== red ==
Design reciprocal_float, start of the top module:
module reciprocal_float(
    input clk, rst,
    input start,
    input [31:0] x,
    output [31:0] out,
    output done, zero_flag
);
Size in the first run: roughly 9200 sq um of cells after synthesis.
export LEC_CHECK = 0
export CAP_MARGIN = 15
export CORE_MARGIN = 2
export CORE_UTILIZATION = 70
export CTS_CLUSTER_DIAMETER = 38
export CTS_CLUSTER_SIZE = 34
export HOLD_SLACK_MARGIN = -0.1
export SETUP_SLACK_MARGIN = 1.84
export SLEW_MARGIN = 20
create_clock -name core_clock -period 7.83 [get_ports {clk}]
run.sh (not shown) runs the stock make flow with config.mk's settings and CLKGATE_MAP_FILE=.
red completed; timing, DRC and antenna clean
The following lists how blue was set up differently from red:
==> flow/config.mk <==
export PLATFORM = sky130hd
export DESIGN_NAME = reciprocal_float
export DESIGN_NICKNAME = reciprocal_float
export VERILOG_FILES = /design/flow/design.v
export SDC_FILE = /design/flow/constraint.sdc
export NUM_CORES = 4
export LEC_CHECK = 0
export CAP_MARGIN = 20
export CORE_MARGIN = 2
export CORE_UTILIZATION = 40
export SLEW_MARGIN = 20
==> flow/constraint.sdc <==
create_clock -name core_clock -period 11.0 [get_ports {clk}]
set_input_delay 2.2000 -clock core_clock [delete_from_list [all_inputs] [get_ports {clk}]]
set_output_delay 2.2000 -clock core_clock [all_outputs]
set_load 0.01 [all_outputs]
blue: full flow OK, the timing, DRC and antenna checks passed
Diff red -> blue: sequential power dropped 29%, proportion of cell area occupied by registers about even, wire length of the first global-routing pass rose 1.8%, post-route worst hold slack fell 0.015 ns, maximum frequency now smaller.
Delta (blue minus red): number of iterations in the first detailed-routing pass down 1, total power consumption of the routed design down 0.00040 W, minimum clock period up 0.61 ns, final area flat.
diff inputs: blue => green
diff --git a/flow/config.mk b/flow/config.mk
--- a/flow/config.mk
+++ b/flow/config.mk
@@ -8,4 +8,8 @@
 export CAP_MARGIN = 20
-export CORE_MARGIN = 2
+export CORE_ASPECT_RATIO = 0.5
+export CORE_MARGIN = 6
 export CORE_UTILIZATION = 40
+export CTS_CLUSTER_DIAMETER = 22
+export CTS_CLUSTER_SIZE = 12
 export SLEW_MARGIN = 20
+export TNS_END_PERCENT = 100
--- outcome ---
On routing usage on met3: green sits above blue. The row count in green is 0.69 times that in blue. green did not stop at any stage, and its layout met the timing, DRC and antenna checks. blue closes out successfully: all stages finished, all timing, DRC and antenna checks passed. From blue to green the numbers moved as follows: total nets after synthesis essentially unchanged; power consumed by the clock network went down by about 3%; layout-stage area growth over the synthesis result shows no meaningful change; met2 usage has decreased; final setup slack of the worst path now sits lower.
> inputs changed (green -> orange)
diff --git a/flow/config.mk b/flow/config.mk
--- a/flow/config.mk
+++ b/flow/config.mk
@@ -8,8 +8,4 @@
 export CAP_MARGIN = 20
-export CORE_ASPECT_RATIO = 0.5
-export CORE_MARGIN = 6
+export CORE_MARGIN = 2
 export CORE_UTILIZATION = 40
-export CTS_CLUSTER_DIAMETER = 22
-export CTS_CLUSTER_SIZE = 12
 export SLEW_MARGIN = 20
-export TNS_END_PERCENT = 100
==> flow/constraint.sdc <==
create_clock -name core_clock -period 6.48 [get_ports {clk}]
set_input_delay 1.2960 -clock core_clock [delete_from_list [all_inputs] [get_ports {clk}]]
set_output_delay 1.2960 -clock core_clock [all_outputs]
set_load 0.01 [all_outputs]
## What came out
- green and orange all finish clean.
- [compare] base=green new=orange: final critical-path required period dropped 0.50 ns, total power draw climbed 67%, fraction of power consumed by the clock network dropped 1.1 points.
#### Input delta (purple over orange)
diff --git a/flow/config.mk b/flow/config.mk
--- a/flow/config.mk
+++ b/flow/config.mk
@@ -9,3 +9,3 @@
 export CORE_MARGIN = 2
-export CORE_UTILIZATION = 40
+export CORE_UTILIZATION = 65
 export SLEW_MARGIN = 20
==> flow/constraint.sdc <==
create_clock -name core_clock -period 5.16 [get_ports {clk}]
set_input_delay 1.0320 -clock core_clock [delete_from_list [all_inputs] [get_ports {clk}]]
set_output_delay 1.0320 -clock core_clock [all_outputs]
set_load 0.01 [all_outputs]
purple contains more vias than orange.
In purple, count of endpoints failing setup in the final report is higher than in orange.
Going from orange to purple, slack of the critical path decreased 0.74 ns; combinational share of power increased 3.3 points; met1 routing resource usage after global routing increased 15 points.
The run showing the smaller footprint of the multi-input gates is orange.
Relative to orange, the power of the clock network of purple is higher by 28%.
Side by side, minimum clock period turned out lower in purple than in orange.
purple ended up with DP.Cordic_core.DP.Iter_Count.count[0] as its worst setup path startpoint; orange ended up with DP.Cordic_core.DP.Iter_Count.count[1].
Any difference in worst slack on hold paths between purple and orange is small enough to ignore.
purple vs. orange: maximum level of the CTS H-tree has remained practically unchanged; final period utilization grew by 12 points.
Although it ran to completion, purple produced a layout that fails the final checks because of setup timing.


Setup of alpha:
Starting RTL as in the previous note.
// reciprocal_float
module reciprocal_float(
    input clk, rst,
    input start,
    input [31:0] x,
    output [31:0] out,
    output done, zero_flag
);
clock: 11.0 ns
lec_check: 0
cap_margin: 20
core_margin: 2
core_utilization: 40
cts_cluster_size: 80
min_routing_layer: met2
place_density_lb_addon: 0.02
slew_margin: 20
Here is what was changed in the inputs of beta compared with alpha.
- MIN_ROUTING_LAYER no longer set, was met2
- CTS_CLUSTER_SIZE no longer set, was 80
- PLACE_DENSITY_LB_ADDON no longer set, was 0.02
- the clock period (ns, I/O delays scaled along) now 3.62, was 11.0
### Flow results
The lower global-route usage of beta and alpha is in beta. [flow] beta | stages: complete | final checks: fail | reason: setup timing. alpha went all the way through the flow, and no timing, DRC or antenna check failed. The first-pass iteration count of the detailed router of beta is lower than that of alpha. beta: stage delay of the slowest cell on the critical path lower than alpha. Wire length came out higher on beta than on alpha.
The following lists how gamma was set up differently from beta:
- swapping 40 for 44 in CORE_UTILIZATION
- swapping 3.62 for 6.16 in the clock period (ns, I/O delays scaled along)
==> results <==
- Summary of beta and gamma: one run falls short of a clean finish, namely beta.
- Against beta, gamma reports a final area that is lower.
- Comparing beta and gamma, part of the power in combinational logic is higher on beta.
- The higher overall die area came out of beta.
- Compare beta and gamma | total placed cells including tap cells lower: gamma
- Between beta and gamma, the setup slack is lower for beta.
- Worst hold slack is lower on gamma
- From beta to gamma the numbers moved as follows: post-CTS resize count saw a decrease; final critical-path required period has increased; total met2 wirelength after detailed routing shows a reduction of 4300 um.
Inputs modified between gamma and delta:
- CORE_UTILIZATION now 65, was 44
- the clock period (ns, I/O delays scaled along) now 5.14, was 6.16
==> comparison <==
Across gamma and delta, a clean result was obtained everywhere but in delta. As of delta, largest voltage drop on the vdd net had risen by more than half compared to gamma. Compared to gamma, the routing of delta uses more wire. Of the two values seen for slowest cell on the critical path, sky130_fd_sc_hd__mux4_2 was produced by delta and sky130_fd_sc_hd__or4_1 by gamma. Diff gamma -> delta | global-route usage | increase of 13 points. The sequential share of layout area reported for delta is smaller than that of gamma by 2.2 points. Re post-route cell area: gamma was lower than delta. Global-route track usage on met3 ends up lower on gamma. Higher wire length of the first global-routing pass was reported by delta, not gamma. Via count was higher in the run labelled delta.
Input-level comparison between epsilon and delta:
- CORE_UTILIZATION now 59, was 65
- SETUP_SLACK_MARGIN now 2.31, previously not set
- the clock period (ns, I/O delays scaled along) now 8.01, was 5.14
Findings:
- epsilon finished every step from synthesis to the final layout, and the layout passed the timing, DRC and antenna checks.
- Summary of epsilon over delta: via count normalized by instance count decreased 1.3%; routed wire length lower; number of detailed-routing iterations run before antenna repair went down; setup skew after layout neither gained nor lost much.


Setup of v6:
reciprocal_float again, from the RTL that the note above started with.
==> flow/design.v (excerpt) <==
module reciprocal_float(
    input clk, rst,
    input start,
    input [31:0] x,
    output [31:0] out,
    output done, zero_flag
);
Settings: LEC_CHECK=0, CAP_MARGIN=20, CORE_ASPECT_RATIO=1.87, CORE_MARGIN=2, CORE_UTILIZATION=19, CTS_CLUSTER_DIAMETER=181, CTS_CLUSTER_SIZE=93, MAX_ROUTING_LAYER=met5, PLACE_DENSITY=0.65, SETUP_SLACK_MARGIN=3.11, SLEW_MARGIN=20, TNS_END_PERCENT=35; clock period 11.4 ns.
What v7 does differently from v6 at the input level:
- changing CORE_MARGIN from 2 to 8
- changing CTS_CLUSTER_DIAMETER from 181 to 177
- changing CORE_ASPECT_RATIO from 1.87 to 0.73
- changing SETUP_SLACK_MARGIN from 3.11 to 1.93
- setting ABC_AREA to 1 for the first time
- changing CTS_CLUSTER_SIZE from 93 to 98
- changing SLEW_MARGIN from 20 to 10
Results
| logic area | higher: v6 |. Die width: v7 vs v6 up about 70%. v7 against v6: sequential cell area fraction in the yosys report went down 0.74 points; first-iteration DRC count went up about 11%; share of synthesized cell area in and, or, nand and nor gates increased 18 points; number of buffers added for setup after CTS comparable; average cell area after synthesis lower. From v6 to v7 the numbers moved as follows: total via count in the routed design rose by 1260; pin count of the biggest net entering global routing rose by about 40%; clock share of power fell by 2.4 points; amount of wire on met3 after detailed routing rose by 52%.


reciprocal_float again, from the RTL that the note above started with.
clock: 11.4 ns
lec_check: 0
abc_area: 1
cap_margin: 30
core_aspect_ratio: 1.33
core_margin: 8
core_utilization: 19
cts_cluster_size: 47
gpl_routability_driven: 0
gpl_timing_driven: 0
max_routing_layer: met4
min_routing_layer: met2
place_density: 0.65
setup_slack_margin: 3.11
slew_margin: 25
tns_end_percent: 30
The first run completed without violations.
==> next run, changes <==
Settings changed: ABC_AREA 1 to unset, CAP_MARGIN 30 to 20, CORE_ASPECT_RATIO 1.33 to 0.73, CORE_MARGIN 8 to 2, CORE_UTILIZATION 19 to 60, CTS_CLUSTER_DIAMETER set to 166, CTS_CLUSTER_SIZE 47 to 100, GPL_ROUTABILITY_DRIVEN 0 to unset, GPL_TIMING_DRIVEN 0 to unset, MAX_ROUTING_LAYER met4 to met5, MIN_ROUTING_LAYER met2 to unset, SLEW_MARGIN 25 to 20, TNS_END_PERCENT 30 to 35.
What happened:
- The changed run completed with no timing, DRC or antenna violations
- sequential power shrinks by about 3%
- global-route usage rose by 11 points
- total power drops by 16%
- final area is lower by 10%
- setup slack loses 0.71 ns
- sequential share of layout area grows by 2.6 points
- non-clock buffer count went down by 53
- combinational power came out lower by 44%
- synthesized cell count is lower by 27%
==> next run, changes <==
Settings changed: CORE_UTILIZATION 60 to 61, CTS_CLUSTER_DIAMETER 166 to unset, CTS_CLUSTER_SIZE 100 to unset, SETUP_SLACK_MARGIN 3.11 to -0.11.
Clock period 11.4 ns to 5.26 ns, I/O delays scaled along.
- Now the flow finished but failed the layout checks on setup timing
- wire length grows by about 8%
- synthesized area is unchanged
- cell area goes up by about 12%
- die area fell by 1.6%
- sequential share of layout area went down by 2.6 points
- total power grows by about 130%
- via count goes up by 6.8%
- non-clock buffer count grows by 124
==> next run, changes <==
Settings changed: ABC_AREA set to 1, CORE_ASPECT_RATIO 0.73 to unset, CORE_UTILIZATION 61 to 72, MAX_ROUTING_LAYER met5 to unset, PLACE_DENSITY 0.65 to unset, SETUP_SLACK_MARGIN -0.11 to unset, TNS_END_PERCENT 35 to unset.
Clock period 5.26 ns to 2.0 ns, I/O delays scaled along.
With this change the flow died in detailed placement (3_5_place_dp).
Synthesized area increases by 2.8%.
Synthesized cell count goes up by 37%.
Die area falls by 13%.
Power figures rest on the tool's default switching activity, not on a simulated workload.
